## job 101
==> flow/design.v (excerpt) <==
module reciprocal_float(
    input clk, rst,
    input start,
    input [31:0] x,
    output [31:0] out,
    output done, zero_flag
);
Size in the first run: roughly 100 flip-flops, about 0.0092 mm² of cells after synthesis.
make LEC_CHECK=0 CAP_MARGIN=20 CORE_ASPECT_RATIO=0.73 CORE_MARGIN=2 CORE_UTILIZATION=19 MAX_ROUTING_LAYER=met5 PLACE_DENSITY=0.65 SETUP_SLACK_MARGIN=3.11 SLEW_MARGIN=20 TNS_END_PERCENT=35 finish   # period 11.4 ns
run.sh (not shown) runs the stock make flow with config.mk's settings and CLKGATE_MAP_FILE=.
Job 101 | status: complete | timing, DRC, antenna: pass
Inputs modified between job 101 and job 102:
# job 101
export LEC_CHECK = 0
export CAP_MARGIN = 20
export CORE_ASPECT_RATIO = 0.73
export CORE_MARGIN = 2
export CORE_UTILIZATION = 19
export MAX_ROUTING_LAYER = met5
export PLACE_DENSITY = 0.65
export SETUP_SLACK_MARGIN = 3.11
export SLEW_MARGIN = 20
export TNS_END_PERCENT = 35
create_clock -name core_clock -period 11.4 [get_ports {clk}]
# job 102
export LEC_CHECK = 0
export CAP_MARGIN = 20
export CORE_MARGIN = 2
export CORE_UTILIZATION = 44
export SLEW_MARGIN = 20
create_clock -name core_clock -period 6.16 [get_ports {clk}]
==> comparison <==
The worst-case register-to-register setup slack in job 102 was lower than what job 101 gave. Going from job 101 to job 102, minimum clock period after layout shrinks by 0.45 ns. | cell count along the critical path | job 102 vs job 101 | 4 lower |. For job 101, the timing startpoint of the critical path was DP.Cordic_core.DP.Iter_Count.count[0], unlike job 102, where it was DP.Cordic_core.DP.Iter_Count.count[1]. Job 102 vs job 101: share of the cycle needed by the critical path after routing up.
Edits applied to the flow inputs when going from job 102 to job 103:
# job 102
export LEC_CHECK = 0
export CAP_MARGIN = 20
export CORE_MARGIN = 2
export CORE_UTILIZATION = 44
export SLEW_MARGIN = 20
create_clock -name core_clock -period 6.16 [get_ports {clk}]
# job 103
export LEC_CHECK = 0
export CAP_MARGIN = 20
export CORE_MARGIN = 2
export CORE_UTILIZATION = 65
export SLEW_MARGIN = 20
create_clock -name core_clock -period 5.16 [get_ports {clk}]
In job 103 the implementation completed, yet the final layout does not meet the checks, the culprit being setup timing.
Relative to job 102, the cell area power density measured on job 103 has increased by more than 10%.
Summary of job 103 over job 102: quantity of gates resized following cts has increased, global-route wire length before repair has increased, cell area has increased, via count has increased, sequential share of layout area has decreased.
Measured against each other, job 103 and job 102 differ in final worst-path cycle share, the higher figure coming from job 103.
In job 103, path length in cells of the critical path is higher than in job 102.
Compared with job 102, job 103 shows a higher fraction of power consumed by combinational cells.
Of the two candidates, job 102 has the better smallest hold slack and job 103 the worse one.
Input-level comparison between job 104 and job 103:
# job 103
export LEC_CHECK = 0
export CAP_MARGIN = 20
export CORE_MARGIN = 2
export CORE_UTILIZATION = 65
export SLEW_MARGIN = 20
create_clock -name core_clock -period 5.16 [get_ports {clk}]
# job 104
export LEC_CHECK = 0
export ABC_AREA = 1
export CAP_MARGIN = 20
export CORE_MARGIN = 2
export CORE_UTILIZATION = 72
export SLEW_MARGIN = 20
create_clock -name core_clock -period 6.54 [get_ports {clk}]
Findings:
Job 104: flow completed, timing, DRC and antenna clean
Diff job 103 -> job 104: minimum clock period after layout lower, number of signal-net buffers in the layout went down about 60%, data arrival time of the worst path now smaller, detailed-route via count shows an increase of 17%.
Changes in job 105 relative to job 104:
# job 104
export LEC_CHECK = 0
export ABC_AREA = 1
export CAP_MARGIN = 20
export CORE_MARGIN = 2
export CORE_UTILIZATION = 72
export SLEW_MARGIN = 20
create_clock -name core_clock -period 6.54 [get_ports {clk}]
# job 105
export LEC_CHECK = 0
export ABC_AREA = 1
export CAP_MARGIN = 20
export CORE_ASPECT_RATIO = 1.31
export CORE_MARGIN = 2
export CORE_UTILIZATION = 64
export SLEW_MARGIN = 20
create_clock -name core_clock -period 3.82 [get_ports {clk}]
[summary]
Proportion of cell area occupied by multi-input gates, job 104 and job 105: lower on job 105
Re post-synthesis share of cell area spent on full adders, half adders and majority gates: no difference whatsoever between job 104 and job 105.
Job 105 ran in full, but the layout does not pass; the checks complain about setup timing.
Comparing job 105 against job 104, there is no change at all in total number of clock tree sinks.
Cmp job 105 vs job 104: final cell count higher in job 105
Switching part of the total power sits higher in job 105 than in job 104.
Lower worst hold slack goes to job 104 over job 105.
Compared with job 104, in job 105 worst setup slack dropped 1.91 ns; combinational share of power climbed 8.3 points.

== run 1 ==
reciprocal_float again, from the RTL that the note above started with.
make LEC_CHECK=0 ABC_AREA=1 CAP_MARGIN=20 CORE_ASPECT_RATIO=1.45 CORE_MARGIN=2 CORE_UTILIZATION=72 CTS_CLUSTER_DIAMETER=363 CTS_CLUSTER_SIZE=16 SETUP_SLACK_MARGIN=0.58 SLEW_MARGIN=35 finish   # period 2.0 ns
Flow for run 1 halted at 3_5_place_dp, error code DPL-0038.
--- input diff run 1..run 2 ---
- swapping 35 for 20 in SLEW_MARGIN
- swapping 72 for 40 in CORE_UTILIZATION
- clearing SETUP_SLACK_MARGIN, which used to be 0.58
- clearing ABC_AREA, which used to be 1
- clearing CTS_CLUSTER_SIZE, which used to be 16
- clearing CORE_ASPECT_RATIO, which used to be 1.45
- clearing CTS_CLUSTER_DIAMETER, which used to be 363
- swapping 2.0 for 11.0 in the clock period (ns, I/O delays scaled along)
[summary]
Comparing run 2 and run 1, the higher placement row count was measured on run 2. When run 2 is measured against run 1, its overall chip area turns out 72% higher. Simple-gate share of the synthesized area, run 2 and run 1: higher on run 1. In the metrics for run 2 and run 1, the one carrying the higher number of standard cells reported by yosys is run 1. In summary, run 2 completed successfully, with a layout that passed the timing, DRC and antenna checks.

main:
Starting RTL as in the previous note.
Design reciprocal_float, start of the top module:
module reciprocal_float(
    input clk, rst,
    input start,
    input [31:0] x,
    output [31:0] out,
    output done, zero_flag
);
    wire loadE, loadM, loadS;
    wire selE, start_cordic;
    wire done_cordic, zero_input;
    reciprocal_float_DP DP (
        .clk(clk),
        .rst(rst),
        .x(x),
        .loadE(loadE),
        .loadM(loadM),
        .loadS(loadS),
        .selE(selE),
        .start_cordic(start_cordic),
        .out(out),
        .done_cordic(done_cordic),
        .zero_flag(zero_input)
    );
    reciprocal_float_CU CU (
        .clk(clk),
        .rst(rst),
        .start(start),
        .done_cordic(done_cordic),
        .zero_input(zero_input),
        .loadE(loadE),
        .loadM(loadM),
        .loadS(loadS),
        .selE(selE),
        .start_cordic(start_cordic),
        .done(done),
        .zero_flag(zero_flag)
    );
endmodule
clock: 11.4 ns
lec_check: 0
abc_area: 1
cap_margin: 20
core_aspect_ratio: 0.73
core_margin: 8
core_utilization: 19
cts_cluster_diameter: 177
cts_cluster_size: 98
max_routing_layer: met5
place_density: 0.65
setup_slack_margin: 1.93
slew_margin: 10
tns_end_percent: 35
The inputs of the feature branch differ from those of main as listed below.
- swapping 0.73 for 0.74 in CORE_ASPECT_RATIO
- putting GPL_ROUTABILITY_DRIVEN at 1 where nothing was set
- putting GPL_TIMING_DRIVEN at 0 where nothing was set
- swapping 10 for 25 in SLEW_MARGIN
- swapping 98 for 47 in CTS_CLUSTER_SIZE
- swapping 20 for 30 in CAP_MARGIN
- clearing SETUP_SLACK_MARGIN, which used to be 1.93
- clearing CTS_CLUSTER_DIAMETER, which used to be 177
- putting CELL_PAD_IN_SITES_GLOBAL_PLACEMENT at 2 where nothing was set
- swapping 35 for 30 in TNS_END_PERCENT
- putting MIN_ROUTING_LAYER at met2 where nothing was set
Findings:
- The feature branch | status: complete | timing, DRC, antenna: pass
- In the flow results for the feature branch and main, the signed area change from the synthesized netlist to the final layout is smaller on main.
- On power density over the cells: between the feature branch and main, it ends up lower for the feature branch.
- Maximum achievable frequency on the feature branch is down relative to main.
- Compare the feature branch and main | power higher: the feature branch

== run a ==
reciprocal_float again, from the RTL that the note above started with.
Design reciprocal_float, start of the top module:
module reciprocal_float(
    input clk, rst,
    input start,
    input [31:0] x,
    output [31:0] out,
    output done, zero_flag
);
clock: 5.26 ns
lec_check: 0
cap_margin: 20
core_aspect_ratio: 0.73
core_margin: 2
core_utilization: 61
max_routing_layer: met5
place_density: 0.65
setup_slack_margin: -0.11
slew_margin: 20
tns_end_percent: 35
| run a | all stages done | FAIL | setup timing |
#### Input delta (run b over run a)
# run a
export LEC_CHECK = 0
export CAP_MARGIN = 20
export CORE_ASPECT_RATIO = 0.73
export CORE_MARGIN = 2
export CORE_UTILIZATION = 61
export MAX_ROUTING_LAYER = met5
export PLACE_DENSITY = 0.65
export SETUP_SLACK_MARGIN = -0.11
export SLEW_MARGIN = 20
export TNS_END_PERCENT = 35
create_clock -name core_clock -period 5.26 [get_ports {clk}]
# run b
export LEC_CHECK = 0
export CAP_MARGIN = 20
export CORE_MARGIN = 2
export CORE_UTILIZATION = 15
export SLEW_MARGIN = 20
create_clock -name core_clock -period 6.48 [get_ports {clk}]
==> comparison <==
Run b closes out successfully: all stages finished, all timing, DRC and antenna checks passed.
In run b, wire length of the first global-routing pass is higher than in run a.
Compared with run a, in run b register-to-register slack now larger, cell depth of the worst hold path picked up an extra 1, non-clock buffer contribution to total cell area lost 8.1 points, clock-buffer cell count increased 2, power spent charging and discharging nets -0.18 mW.
Compared run b vs run a, and fraction of power consumed by the clock network is up in run b.
The setup slack of run b is larger than that of run a.
Run b against run a; finished layout cell area is down by a few percent.

Setup of P:
Starting RTL as in the previous note.
export LEC_CHECK = 0
export ABC_AREA = 1
export CAP_MARGIN = 20
export CORE_ASPECT_RATIO = 0.5
export CORE_MARGIN = 6
export CORE_UTILIZATION = 20
export CTS_CLUSTER_DIAMETER = 173
export CTS_CLUSTER_SIZE = 100
export SLEW_MARGIN = 20
export TNS_END_PERCENT = 35
create_clock -name core_clock -period 11.0 [get_ports {clk}]
> inputs changed (P -> Q)
-- flow/config.mk --
<<< P, line 8
export ABC_AREA = 1
export CAP_MARGIN = 20
export CORE_ASPECT_RATIO = 0.5
export CORE_MARGIN = 6
export CORE_UTILIZATION = 20
export CTS_CLUSTER_DIAMETER = 173
export CTS_CLUSTER_SIZE = 100
>>> Q, line 8
export CAP_MARGIN = 25
export CELL_PAD_IN_SITES_GLOBAL_PLACEMENT = 1
export CORE_ASPECT_RATIO = 0.7
export CORE_MARGIN = 2
export CORE_UTILIZATION = 40
export GPL_ROUTABILITY_DRIVEN = 0
export MAX_ROUTING_LAYER = met4
export MIN_ROUTING_LAYER = met2
<<< P, line 16
export TNS_END_PERCENT = 35
>>> Q, line 17
Notes after the runs:
Total power consumption of the routed design: Q lower than P. Q: mean routed wirelength per cell is about 50% higher than what P reported. Effective utilization at floorplan ends up higher on Q. Result: PASS for each of P and Q. | final routed wirelength across all metal layers | Q vs P | 1.1% lower |. Critical path depth: Q lower than P.
Setup changes, Q to R
-- flow/config.mk --
<<< Q, line 8
export CAP_MARGIN = 25
export CELL_PAD_IN_SITES_GLOBAL_PLACEMENT = 1
export CORE_ASPECT_RATIO = 0.7
>>> R, line 8
export CAP_MARGIN = 20
<<< Q, line 13
export GPL_ROUTABILITY_DRIVEN = 0
export MAX_ROUTING_LAYER = met4
export MIN_ROUTING_LAYER = met2
>>> R, line 11
==> flow/constraint.sdc <==
create_clock -name core_clock -period 3.62 [get_ports {clk}]
set_input_delay 0.7240 -clock core_clock [delete_from_list [all_inputs] [get_ports {clk}]]
set_output_delay 0.7240 -clock core_clock [all_outputs]
set_load 0.01 [all_outputs]
### Flow results
- Q completed; timing, DRC and antenna clean
- The layout from R, despite a flow that completed every stage, fails the layout checks, with the failing checks listed as setup timing.
- Between R and Q, it is R whose worst path buffer plus inverter count is lower, by 1.
- Relative to Q, first-iteration DRC count has decreased by 781 in R.
- Q ended up with sky130_fd_sc_hd__or4_1 as its slowest library cell on the worst path; R ended up with sky130_fd_sc_hd__or4_4.
- Relative to Q, the combinational power of R is higher by about 400%.
- R against Q: clock buffer count in the final layout went down, share of final layout cell area taken by clock buffers and inverters went down, post-route cell area went up, cell count along the critical path went down, sequential power share went down.
--- input diff R..S ---
-- flow/config.mk --
<<< R, line 8
>>> S, line 8
export ABC_AREA = 1
<<< R, line 10
export CORE_UTILIZATION = 40
>>> S, line 11
export CORE_UTILIZATION = 66
export PLACE_DENSITY = 0.37
==> flow/constraint.sdc <==
create_clock -name core_clock -period 3.82 [get_ports {clk}]
set_input_delay 0.7640 -clock core_clock [delete_from_list [all_inputs] [get_ports {clk}]]
set_output_delay 0.7640 -clock core_clock [all_outputs]
set_load 0.01 [all_outputs]
Notes after the runs:
global routing: S exited with error
Post-synthesis xor/xnor area fraction (S over R): decrease, 1.7 points
Number of cells produced by synthesis was lower in R than in S.
S ends up with lower floorplan core area than R does.
In the reports for R and S, the smaller fraction of the mapped netlist area in simple logic gates belongs to R.
Against R, S reports a number of post-CTS setup repair buffers that is lower.
Width of the die down 21% in S wrt R
Edits applied to the flow inputs when going from S to T:
-- flow/config.mk --
<<< S, line 10
>>> T, line 10
export CORE_ASPECT_RATIO = 1.31
<<< S, line 11
export CORE_UTILIZATION = 66
export PLACE_DENSITY = 0.37
>>> T, line 12
export CORE_UTILIZATION = 72
export CTS_CLUSTER_SIZE = 98
==> flow/constraint.sdc <==
create_clock -name core_clock -period 4.64 [get_ports {clk}]
set_input_delay 0.9280 -clock core_clock [delete_from_list [all_inputs] [get_ports {clk}]]
set_output_delay 0.9280 -clock core_clock [all_outputs]
set_load 0.01 [all_outputs]
Notes after the runs:
- Looking at the reports, T completed the entire flow and the layout it produced met the timing, DRC and antenna checks.
- Taking S as the reference, in T total die area down 8.0%, core footprint down 1200 um2, number of rows created at floorplan up 9.3%.
- On T: initial core utilization is 6.6 points higher than what S gave.
Power is estimated from default activity; no workload was simulated.
